==> run C <==
==> flow/design.v (excerpt) <==
module mult32x32 (
    input logic clk,             
    input logic reset,           
    input logic start,           
    input logic [31:0] a,        
    input logic [31:0] b,        
    output logic busy,           
    output logic [63:0] product  
);
logic [1:0] a_sel;
logic b_sel;
logic [2:0] shift_sel;
logic upd_prod;
logic clr_prod;
mult32x32_fsm fsm(
	.clk(clk),
	.reset(reset),
	.start(start),
	.busy(busy),
	.a_sel(a_sel),
	.b_sel(b_sel),
	.shift_sel(shift_sel),
	.upd_prod(upd_prod),
	.clr_prod(clr_prod)
);
mult32x32_arith arith(
	.clk(clk),
	.reset(reset),
	.a(a),
	.b(b),
	.a_sel(a_sel),
	.b_sel(b_sel),
	.shift_sel(shift_sel),
	.upd_prod(upd_prod),
	.clr_prod(clr_prod),
	.product(product)
);
endmodule
make LEC_CHECK=0 ABC_AREA=0 CAP_MARGIN=40 CELL_PAD_IN_SITES_GLOBAL_PLACEMENT=1 CORE_ASPECT_RATIO=1.13 CORE_MARGIN=9 CORE_UTILIZATION=48 CTS_CLUSTER_DIAMETER=280 CTS_CLUSTER_SIZE=15 GPL_TIMING_DRIVEN=1 MAX_ROUTING_LAYER=met4 PLACE_DENSITY=0.74 SLEW_MARGIN=30 TNS_END_PERCENT=15 finish   # period 8.29 ns
run.sh (not shown) runs the stock make flow with config.mk's settings and CLKGATE_MAP_FILE=.
==> inputs of run B, as changes to run C <==
==> flow/config.mk (replaced) <==
export PLATFORM = sky130hd
export DESIGN_NAME = mult32x32
export DESIGN_NICKNAME = mult32x32
export VERILOG_FILES = /design/flow/design.v
export SDC_FILE = /design/flow/constraint.sdc
export NUM_CORES = 4
export LEC_CHECK = 0
export CAP_MARGIN = 20
export CORE_MARGIN = 2
export CORE_UTILIZATION = 65
export CTS_CLUSTER_DIAMETER = 98
export SLEW_MARGIN = 20
==> flow/constraint.sdc (replaced) <==
create_clock -name core_clock -period 8.63 [get_ports {clk}]
set_input_delay 1.7260 -clock core_clock [delete_from_list [all_inputs] [get_ports {clk}]]
set_output_delay 1.7260 -clock core_clock [all_outputs]
set_load 0.01 [all_outputs]
==> inputs of run M, as changes to run C <==
==> flow/config.mk (replaced) <==
export PLATFORM = sky130hd
export DESIGN_NAME = mult32x32
export DESIGN_NICKNAME = mult32x32
export VERILOG_FILES = /design/flow/design.v
export SDC_FILE = /design/flow/constraint.sdc
export NUM_CORES = 4
export LEC_CHECK = 0
export CAP_MARGIN = 20
export CORE_MARGIN = 10
export CORE_UTILIZATION = 40
export HOLD_SLACK_MARGIN = 0.08
export SLEW_MARGIN = 20
==> flow/constraint.sdc (replaced) <==
create_clock -name core_clock -period 12.0 [get_ports {clk}]
set_input_delay 2.4000 -clock core_clock [delete_from_list [all_inputs] [get_ports {clk}]]
set_output_delay 2.4000 -clock core_clock [all_outputs]
set_load 0.01 [all_outputs]
==> comparison table <==
metric	run B	run C	run M
Outcome	aborted with a tool error	finished with violations	finished clean
Last stage reached	clock tree synthesis (4_1_cts)	-	-
Violated checks	-	negative setup slack	-
Global-route track usage on met3	-	4.03%	3.59%
RSZ-0062 raised after global routing	-	true	false
Highest metal layer with signal wires	-	met4	met4
Number of antenna violations at the first check in global routing	-	0	0
Total die size	18900 um2	30000 um2	36100 um2
Total overflow reported by the global router	-	0	0
Most used cell, CP	-	sky130_fd_sc_hd__buf_4	sky130_fd_sc_hd__fa_1
Area growth syn-to-layout	-	54.8%	18.2%
Count of sequential standard cells	-	73	73
Number of buffers added by the clock tree synthesis step	-	9	9
Final setup margin	-	-411 ps	1130 ps
Via count	-	13200	11300
CP max FO	-	7	16
Global placement routability congestion	1.06	0.964	0.938
Delay of the slowest cell on the worst path	-	590 ps	570 ps
First-pass GRT wire length	-	71600 um	60100 um


==> v33: inputs <==
==> flow/design.v <==
module mult32x32_fsm (
    input logic clk,               
    input logic reset,             
    input logic start,             
    output logic busy,             
    output logic [1:0] a_sel,      
    output logic b_sel,            
    output logic [2:0] shift_sel,  
    output logic upd_prod,         
    output logic clr_prod          
);
	typedef enum { idle, handle1, handle2, handle3, handle4, handle5, handle6, handle7, handle8} sm_type;
	sm_type current_state;
	sm_type next_state;
	always_ff @(posedge clk, posedge reset) begin
		if (reset== 1'b1) begin
			current_state <=idle;
		end
		else begin
			current_state <= next_state;
		end
	end
	always_comb begin
		next_state= current_state;
		busy=1'b1;
		upd_prod= 1'b1;
		clr_prod= 1'b0;
		a_sel= 2'b0;
		b_sel= 1'b0;
		shift_sel= 3'b0;
		case(current_state)
			idle: begin
				if(start== 1'b0) begin
					next_state=idle;
					busy=1'b0;
					upd_prod=1'b0;
				end
				else begin
					next_state=handle1;
					busy=1'b0;
					upd_prod=1'b0;
					clr_prod=1'b1;
				end
			end
			handle1: begin
				next_state= handle2;
				a_sel=2'b0;
				b_sel=1'b0;
				shift_sel=3'b0;
			end
			handle2: begin
				next_state= handle3;
				a_sel=2'b01;
				b_sel=1'b0;
				shift_sel=3'b001;
			end
			handle3: begin
				next_state= handle4;
				a_sel=2'b10;
				b_sel=1'b0;
				shift_sel=3'b010;
			end
			handle4: begin
				next_state= handle5;
				a_sel=2'b11;
				b_sel=1'b0;
				shift_sel=3'b011;
			end
			handle5: begin
				next_state= handle6;
				a_sel=2'b0;
				b_sel=1'b1;
				shift_sel=3'b010;
			end
			handle6: begin
				next_state= handle7;
				a_sel=2'b01;
				b_sel=1'b1;
				shift_sel=3'b011;
			end
			handle7: begin
				next_state= handle8;
				a_sel=2'b10;
				b_sel=1'b1;
				shift_sel=3'b100;
			end
			handle8: begin
				next_state= idle;
				a_sel=2'b11;
				b_sel=1'b1;
				shift_sel=3'b101;
			end
		endcase
	end
endmodule
module mult32x32_arith (
    input logic clk,              
    input logic reset,            
    input logic [31:0] a,         
    input logic [31:0] b,         
    input logic [1:0] a_sel,      
    input logic b_sel,            
    input logic [2:0] shift_sel,  
    input logic upd_prod,         
    input logic clr_prod,         
    output logic [63:0] product   
);
logic [15:0] out16;
logic [7:0] out8;
always_comb begin
	case(a_sel)
		2'b00: out8 = a[7:0];
		2'b01: out8 = a[15:8];
		2'b10: out8 = a[23:16];
		2'b11: out8 = a[31:24];
	endcase
end
always_comb begin
	case(b_sel)
		1'b0: out16 = b[15:0];
		1'b1: out16 = b[31:16];
	endcase
end
logic [23:0] mult;
always_comb begin
	mult = out16 * out8;
end
logic [63:0] shifted;
always_comb begin
	shifted = 64'b0;
	case(shift_sel)
		3'b000: shifted = mult;
		3'b001: shifted = mult << 8; 
		3'b010: shifted = mult << 16;
		3'b011: shifted = mult << 24;
		3'b100: shifted = mult << 32;
		3'b101: shifted = mult << 40;
	endcase
end
always_ff @(posedge clk, posedge reset) begin
	if(reset == 1'b1) begin 
		product <= 64'b0;
	end
	else begin
		if(clr_prod == 1'b1) begin
			product <= 64'b0;
		end
		else if (upd_prod == 1'b1) begin
			product <= product + shifted;
		end
	end
end
endmodule
module mult32x32 (
    input logic clk,             
    input logic reset,           
    input logic start,           
    input logic [31:0] a,        
    input logic [31:0] b,        
    output logic busy,           
    output logic [63:0] product  
);
logic [1:0] a_sel;
logic b_sel;
logic [2:0] shift_sel;
logic upd_prod;
logic clr_prod;
mult32x32_fsm fsm(
	.clk(clk),
	.reset(reset),
	.start(start),
	.busy(busy),
	.a_sel(a_sel),
	.b_sel(b_sel),
	.shift_sel(shift_sel),
	.upd_prod(upd_prod),
	.clr_prod(clr_prod)
);
mult32x32_arith arith(
	.clk(clk),
	.reset(reset),
	.a(a),
	.b(b),
	.a_sel(a_sel),
	.b_sel(b_sel),
	.shift_sel(shift_sel),
	.upd_prod(upd_prod),
	.clr_prod(clr_prod),
	.product(product)
);
endmodule
==> flow/run.sh <==
#!/bin/bash
# the make line also repeats each setting of config.mk as NAME=value (left out here)
make -C /OpenROAD-flow-scripts/flow DESIGN_CONFIG=/design/flow/config.mk WORK_HOME=/design/flow/orfs CLKGATE_MAP_FILE= finish
==> flow/config.mk <==
export PLATFORM = sky130hd
export DESIGN_NAME = mult32x32
export DESIGN_NICKNAME = mult32x32
export VERILOG_FILES = /design/flow/design.v
export SDC_FILE = /design/flow/constraint.sdc
export NUM_CORES = 4
export LEC_CHECK = 0
export CAP_MARGIN = 20
export CORE_MARGIN = 2
export CORE_UTILIZATION = 72
export CTS_CLUSTER_DIAMETER = 190
export CTS_CLUSTER_SIZE = 41
export HOLD_SLACK_MARGIN = -0.09
export PLACE_DENSITY_LB_ADDON = 0.01
export SETUP_SLACK_MARGIN = 1.78
export SLEW_MARGIN = 20
==> flow/constraint.sdc <==
create_clock -name core_clock -period 5.98 [get_ports {clk}]
set_input_delay 1.1960 -clock core_clock [delete_from_list [all_inputs] [get_ports {clk}]]
set_output_delay 1.1960 -clock core_clock [all_outputs]
set_load 0.01 [all_outputs]
==> inputs of v8, as changes to v33 <==
CORE_UTILIZATION = 62   (was 72)
CTS_CLUSTER_DIAMETER = default   (was 190)
CTS_CLUSTER_SIZE = default   (was 41)
HOLD_SLACK_MARGIN = default   (was -0.09)
PLACE_DENSITY_LB_ADDON = default   (was 0.01)
SETUP_SLACK_MARGIN = default   (was 1.78)
==> flow/constraint.sdc (replaced) <==
create_clock -name core_clock -period 11.5 [get_ports {clk}]
set_input_delay 2.3000 -clock core_clock [delete_from_list [all_inputs] [get_ports {clk}]]
set_output_delay 2.3000 -clock core_clock [all_outputs]
set_load 0.01 [all_outputs]
==> inputs of v17, as changes to v33 <==
CORE_UTILIZATION = 40   (was 72)
CTS_CLUSTER_DIAMETER = default   (was 190)
CTS_CLUSTER_SIZE = default   (was 41)
HOLD_SLACK_MARGIN = default   (was -0.09)
PLACE_DENSITY_LB_ADDON = default   (was 0.01)
SETUP_SLACK_MARGIN = default   (was 1.78)
==> flow/constraint.sdc (replaced) <==
create_clock -name core_clock -period 12.0 [get_ports {clk}]
set_input_delay 2.4000 -clock core_clock [delete_from_list [all_inputs] [get_ports {clk}]]
set_output_delay 2.4000 -clock core_clock [all_outputs]
set_load 0.01 [all_outputs]
==> inputs of v36, as changes to v33 <==
CORE_UTILIZATION = 54   (was 72)
CTS_CLUSTER_DIAMETER = default   (was 190)
CTS_CLUSTER_SIZE = default   (was 41)
HOLD_SLACK_MARGIN = default   (was -0.09)
PLACE_DENSITY_LB_ADDON = default   (was 0.01)
SETUP_SLACK_MARGIN = default   (was 1.78)
==> flow/constraint.sdc (replaced) <==
create_clock -name core_clock -period 6.16 [get_ports {clk}]
set_input_delay 1.2320 -clock core_clock [delete_from_list [all_inputs] [get_ports {clk}]]
set_output_delay 1.2320 -clock core_clock [all_outputs]
set_load 0.01 [all_outputs]
==> qor summary <==
Synthesis-to-layout area growth: v36 59.92%; v33 -; v8 16.87%; v17 18.01%
Hold-fix buffers, CTS: v36 0; v33 -; v8 0; v17 0
DRC violation count after routing: v36 0; v33 -; v8 0; v17 0
Total tool warning count: v36 31; v33 -; v8 28; v17 26
Sequential share of cell area: v36 9.887%; v33 -; v8 13.53%; v17 13.40%
Logic depth of the worst setup path including buffers: v36 35; v33 -; v8 33; v17 30
DPL Wire Length: v36 32570 µm; v33 -; v8 26660 µm; v17 28090 µm
Inverter count: v36 129; v33 -; v8 129; v17 129
Routed length on met3: v36 4322 µm; v33 -; v8 3020 µm; v17 2051 µm
Run status: v36 failed layout checks; v33 did not finish; v8 complete, no violations; v17 complete, no violations
Failing step: v36 -; v33 detailed placement (3_5_place_dp); v8 -; v17 -
Violated checks: v36 negative setup slack; v33 -; v8 -; v17 -
Largest fanout of any net on the critical path: v36 5; v33 -; v8 8; v17 8
Clk slew on worst S/H paths: v36 70 ps; v33 -; v8 70 ps; v17 60 ps
Cell area after layout: v36 18490 µm²; v33 -; v8 13510 µm²; v17 13640 µm²
Number of tap cells inserted: v36 275; v33 -; v8 229; v17 384
Placed instance area: v36 16490 µm²; v33 -; v8 13180 µm²; v17 13340 µm²
Sequential cell count of the final layout: v36 73; v33 -; v8 73; v17 73
Total number of vias: v36 14187; v33 -; v8 11608; v17 11247
